==> 10-07 <==
// alu_top
module alu_top(CLK, OP1, OP2, OPRN, OUT, ZERO);
	input CLK;
	input [31:0] OP1;
	input [31:0] OP2;
	input [5:0] OPRN;
	output [31:0] OUT;
	output ZERO;
	reg [31:0] op1_q, op2_q;
	reg [5:0] oprn_q;
	reg [31:0] out_q;
	reg zero_q;
	wire [31:0] alu_out;
	wire alu_zero;
	ALU alu_inst(alu_out, alu_zero, op1_q, op2_q, oprn_q);
	always @(posedge CLK) begin
		op1_q <= OP1;
		op2_q <= OP2;
		oprn_q <= OPRN;
		out_q <= alu_out;
		zero_q <= alu_zero;
	end
	assign OUT = out_q;
	assign ZERO = zero_q;
endmodule
export LEC_CHECK = 0
export ABC_AREA = 1
export CAP_MARGIN = 15
export CELL_PAD_IN_SITES_DETAIL_PLACEMENT = 2
export CORE_MARGIN = 6
export CORE_UTILIZATION = 29
export CTS_CLUSTER_SIZE = 12
export MAX_ROUTING_LAYER = met4
export MIN_ROUTING_LAYER = met2
export PLACE_DENSITY_LB_ADDON = 0.24
export SLEW_MARGIN = 20
export TNS_END_PERCENT = 50
create_clock -name core_clock -period 47.6 [get_ports {CLK}]
run.sh (not shown) runs the stock make flow with config.mk's settings and CLKGATE_MAP_FILE=.
==> inputs of 12-25, as changes to 10-07 <==
Settings changed: CAP_MARGIN 15 to 20, CELL_PAD_IN_SITES_DETAIL_PLACEMENT 2 to default, CORE_MARGIN 6 to 2, CORE_UTILIZATION 29 to 72, CTS_CLUSTER_SIZE 12 to 100, MAX_ROUTING_LAYER met4 to default, MIN_ROUTING_LAYER met2 to default, PLACE_DENSITY from default to 0.36, PLACE_DENSITY_LB_ADDON 0.24 to default, TNS_END_PERCENT 50 to 10.
==> flow/constraint.sdc (replaced) <==
create_clock -name core_clock -period 18.7 [get_ports {CLK}]
set_input_delay 3.7400 -clock core_clock [delete_from_list [all_inputs] [get_ports {CLK}]]
set_output_delay 3.7400 -clock core_clock [all_outputs]
set_load 0.01 [all_outputs]
==> inputs of 11-09, as changes to 10-07 <==
Settings changed: ABC_AREA 1 to default, CAP_MARGIN 15 to 20, CELL_PAD_IN_SITES_DETAIL_PLACEMENT 2 to default, CORE_MARGIN 6 to 2, CORE_UTILIZATION 29 to 65, CTS_CLUSTER_DIAMETER from default to 240, CTS_CLUSTER_SIZE 12 to default, MAX_ROUTING_LAYER met4 to default, MIN_ROUTING_LAYER met2 to default, PLACE_DENSITY_LB_ADDON 0.24 to default, TNS_END_PERCENT 50 to default.
==> flow/constraint.sdc (replaced) <==
create_clock -name core_clock -period 27.8 [get_ports {CLK}]
set_input_delay 5.5600 -clock core_clock [delete_from_list [all_inputs] [get_ports {CLK}]]
set_output_delay 5.5600 -clock core_clock [all_outputs]
set_load 0.01 [all_outputs]
==> qor summary <==
quantity                                                                           10-07                     11-09                     12-25
Clock-pin slew on the worst setup and hold paths                                   90 ps                     80 ps                     80 ps
Result of the run                                                complete, no violations  finished with violations  finished with violations
Layout check failures                                                                  -              setup timing              setup timing
Layout overhead on the synthesized area                                           9.880%                    12.94%                    14.16%
Hold EP                                                                        out_q[22]                 out_q[18]                 out_q[17]
Share of the final layout cell area in multi-input gates                          0.7592                    0.7903                    0.7611
Worst Setup Slack post-DPL                                                     16,050 ps                  -2559 ps                -10,850 ps
Length in cells of the worst reg-to-reg path                                          82                        81                        79
CP max-delay cell                                               sky130_fd_sc_hd__dfxtp_2     sky130_fd_sc_hd__fa_2     sky130_fd_sc_hd__fa_1
Area fraction in compound gates                                                  0.09117                    0.1202                   0.09117
Filler Cell Count                                                                  9,511                     2,175                     1,873
Area share of the leading cell type in the synthesized netlist                    0.3889                    0.3993                    0.3889
Fraction of cell area in non-clock buffers                                       0.05699                   0.07222                   0.09346
Count of multi-input gates                                                         2,617                     2,109                     2,617
Met3 WL post-DR                                                                43,690 um                 17,510 um                 18,460 um
Reg2reg start                                                                   op2_q[1]                  op1_q[1]                  op2_q[0]
Worst-case register-to-register setup slack                                    15,600 ps                  -1780 ps                -11,240 ps
Required time reported for the critical path endpoint                          47,940 ps                 28,100 ps                 18,980 ps
Non-clock buffer count in the final layout                                           166                       217                       305

---

==> job 4181: inputs <==
alu_top again, from the RTL that the note above started with.
## alu_top
module alu_top(CLK, OP1, OP2, OPRN, OUT, ZERO);
	input CLK;
	input [31:0] OP1;
	input [31:0] OP2;
	input [5:0] OPRN;
	output [31:0] OUT;
	output ZERO;
	reg [31:0] op1_q, op2_q;
	reg [5:0] oprn_q;
	reg [31:0] out_q;
	reg zero_q;
	wire [31:0] alu_out;
	wire alu_zero;
	ALU alu_inst(alu_out, alu_zero, op1_q, op2_q, oprn_q);
	always @(posedge CLK) begin
		op1_q <= OP1;
		op2_q <= OP2;
		oprn_q <= OPRN;
		out_q <= alu_out;
		zero_q <= alu_zero;
	end
	assign OUT = out_q;
	assign ZERO = zero_q;
endmodule
clock: 16.0 ns
lec_check: 0
abc_area: 1
cap_margin: 20
core_margin: 2
core_utilization: 72
cts_cluster_diameter: 241
cts_cluster_size: 38
setup_slack_margin: 3.88
slew_margin: 20
tns_end_percent: 5
==> job 9569 (differences from job 4181) <==
Settings changed: ABC_AREA 1 to not set, CORE_UTILIZATION 72 to 70, CTS_CLUSTER_DIAMETER 241 to not set, CTS_CLUSTER_SIZE 38 to 83, PLACE_DENSITY_LB_ADDON set to 0.06, SETUP_SLACK_MARGIN 3.88 to not set.
==> flow/constraint.sdc (replaced) <==
create_clock -name core_clock -period 27.7 [get_ports {CLK}]
set_input_delay 5.5400 -clock core_clock [delete_from_list [all_inputs] [get_ports {CLK}]]
set_output_delay 5.5400 -clock core_clock [all_outputs]
set_load 0.01 [all_outputs]
==> job 2792 (differences from job 4181) <==
Settings changed: ABC_AREA 1 to not set, CORE_UTILIZATION 72 to 40, CTS_CLUSTER_DIAMETER 241 to not set, CTS_CLUSTER_SIZE 38 to not set, SETUP_SLACK_MARGIN 3.88 to not set, TNS_END_PERCENT 5 to not set.
==> flow/constraint.sdc (replaced) <==
create_clock -name core_clock -period 29.0 [get_ports {CLK}]
set_input_delay 5.8000 -clock core_clock [delete_from_list [all_inputs] [get_ports {CLK}]]
set_output_delay 5.8000 -clock core_clock [all_outputs]
set_load 0.01 [all_outputs]
==> job 4769 (differences from job 4181) <==
Settings changed: ABC_AREA 1 to not set, CORE_MARGIN 2 to 7, CORE_UTILIZATION 72 to 63, CTS_CLUSTER_DIAMETER 241 to not set, CTS_CLUSTER_SIZE 38 to not set, SETUP_SLACK_MARGIN 3.88 to 5.0, TNS_END_PERCENT 5 to not set.
==> flow/constraint.sdc (replaced) <==
create_clock -name core_clock -period 24.7 [get_ports {CLK}]
set_input_delay 4.9400 -clock core_clock [delete_from_list [all_inputs] [get_ports {CLK}]]
set_output_delay 4.9400 -clock core_clock [all_outputs]
set_load 0.01 [all_outputs]
==> comparison table <==
quantity	job 4181	job 2792	job 9569	job 4769
Syn avg cell area	7.49 um2	9.01 um2	9.01 um2	9.01 um2
Xor-xnor portion of the synthesized cell area	0.0187	0.0361	0.0361	0.0361
Floorplan core area	32,600 um2	57,700 um2	32,700 um2	36,500 um2
Iteration-0 DRC Markers	4,142	2,025	-	4,119
Outcome	complete, but fails checks	no timing/DRC/antenna violations	aborted with a tool error	complete, but fails checks
Last stage reached	-	-	global routing	-
Layout check failures	setup timing	-	-	setup timing
Biggest fanout along the worst timing path	2	3	-	18
Max-slew violation count	0	0	-	0
Top cell class by occupied area	multi-input combinational cells	multi-input combinational cells	-	multi-input combinational cells
Count of endpoints failing hold in the final timing report	0	0	-	0
Combined area of the multi-input logic cells	20,600 um2	20,700 um2	-	21,000 um2
Clock Pin Slew Worst Setup and Hold Paths	0.08 ns	0.08 ns	-	0.08 ns
Starting density of the core	0.734	0.404	0.713	0.638

---

==> run A: inputs <==
Starting RTL as in the previous note.
Settings: LEC_CHECK=0, CAP_MARGIN=20, CORE_MARGIN=2, CORE_UTILIZATION=68, CTS_CLUSTER_DIAMETER=373, CTS_CLUSTER_SIZE=100, HOLD_SLACK_MARGIN=0.3, PLACE_DENSITY=0.42, SETUP_SLACK_MARGIN=-1.67, SLEW_MARGIN=20, TNS_END_PERCENT=20; clock period 17.1 ns.
==> inputs of run M, as changes to run A <==
ABC_AREA = 0   (was default)
CORE_UTILIZATION = 48   (was 68)
CTS_CLUSTER_DIAMETER = 354   (was 373)
HOLD_SLACK_MARGIN = default   (was 0.3)
MAX_ROUTING_LAYER = met4   (was default)
SETUP_SLACK_MARGIN = default   (was -1.67)
TNS_END_PERCENT = 15   (was 20)
==> flow/constraint.sdc (replaced) <==
create_clock -name core_clock -period 29.5 [get_ports {CLK}]
set_input_delay 5.9000 -clock core_clock [delete_from_list [all_inputs] [get_ports {CLK}]]
set_output_delay 5.9000 -clock core_clock [all_outputs]
set_load 0.01 [all_outputs]
==> summary of the runs <==
Run M finished clean. Run A stopped in global routing on GRT-0116. Synthesized cell count is the same in run M and run A. In run A the die size is lower than in run M, by 29%. In area after synthesis, run M and run A do not differ.

---

==> run a <==
alu_top again, from the RTL that the note above started with.
==> flow/config.mk <==
export PLATFORM = sky130hd
export DESIGN_NAME = alu_top
export DESIGN_NICKNAME = alu_top
export VERILOG_FILES = /design/flow/design.v
export SDC_FILE = /design/flow/constraint.sdc
export NUM_CORES = 4
export LEC_CHECK = 0
export ABC_AREA = 0
export CAP_MARGIN = 20
export CELL_PAD_IN_SITES_GLOBAL_PLACEMENT = 1
export CORE_ASPECT_RATIO = 0.5
export CORE_MARGIN = 2
export CORE_UTILIZATION = 49
export CTS_CLUSTER_DIAMETER = 348
export CTS_CLUSTER_SIZE = 100
export PLACE_DENSITY = 0.9
export SETUP_SLACK_MARGIN = 1.98
export SLEW_MARGIN = 40
export TNS_END_PERCENT = 30
==> flow/constraint.sdc <==
create_clock -name core_clock -period 29.5 [get_ports {CLK}]
set_input_delay 5.9000 -clock core_clock [delete_from_list [all_inputs] [get_ports {CLK}]]
set_output_delay 5.9000 -clock core_clock [all_outputs]
set_load 0.01 [all_outputs]
==> run b: changes against run a <==
ABC_AREA = unset   (was 0)
CELL_PAD_IN_SITES_GLOBAL_PLACEMENT = unset   (was 1)
CORE_ASPECT_RATIO = unset   (was 0.5)
CORE_UTILIZATION = 58   (was 49)
CTS_CLUSTER_DIAMETER = unset   (was 348)
CTS_CLUSTER_SIZE = unset   (was 100)
PLACE_DENSITY = unset   (was 0.9)
SETUP_SLACK_MARGIN = 4.5   (was 1.98)
SLEW_MARGIN = 20   (was 40)
TNS_END_PERCENT = unset   (was 30)
==> flow/constraint.sdc (replaced) <==
create_clock -name core_clock -period 24.1 [get_ports {CLK}]
set_input_delay 4.8200 -clock core_clock [delete_from_list [all_inputs] [get_ports {CLK}]]
set_output_delay 4.8200 -clock core_clock [all_outputs]
set_load 0.01 [all_outputs]
==> comparison table <==
	run a	run b
Status	no timing/DRC/antenna violations	finished with violations
Layout check failures	-	setup timing
Detailed-routing iteration count for the pre-antenna-repair pass	8	12
GPL Wtd Cong	1.06	1.08
Worst setup slack after layout	0.875 ns	-4.97 ns
Log Warnings	34	36
Detailed placement HPWL	64900 um	73600 um
CP max stage delay	0.59 ns	0.60 ns
Width of the die	312 um	204 um
Fp util	0.497	0.587
Count of endpoints failing setup in the final report	0	7
Met2 routing resource usage after global routing	0.543	0.698
Uppermost signal routing layer after detailed routing	met4	met5
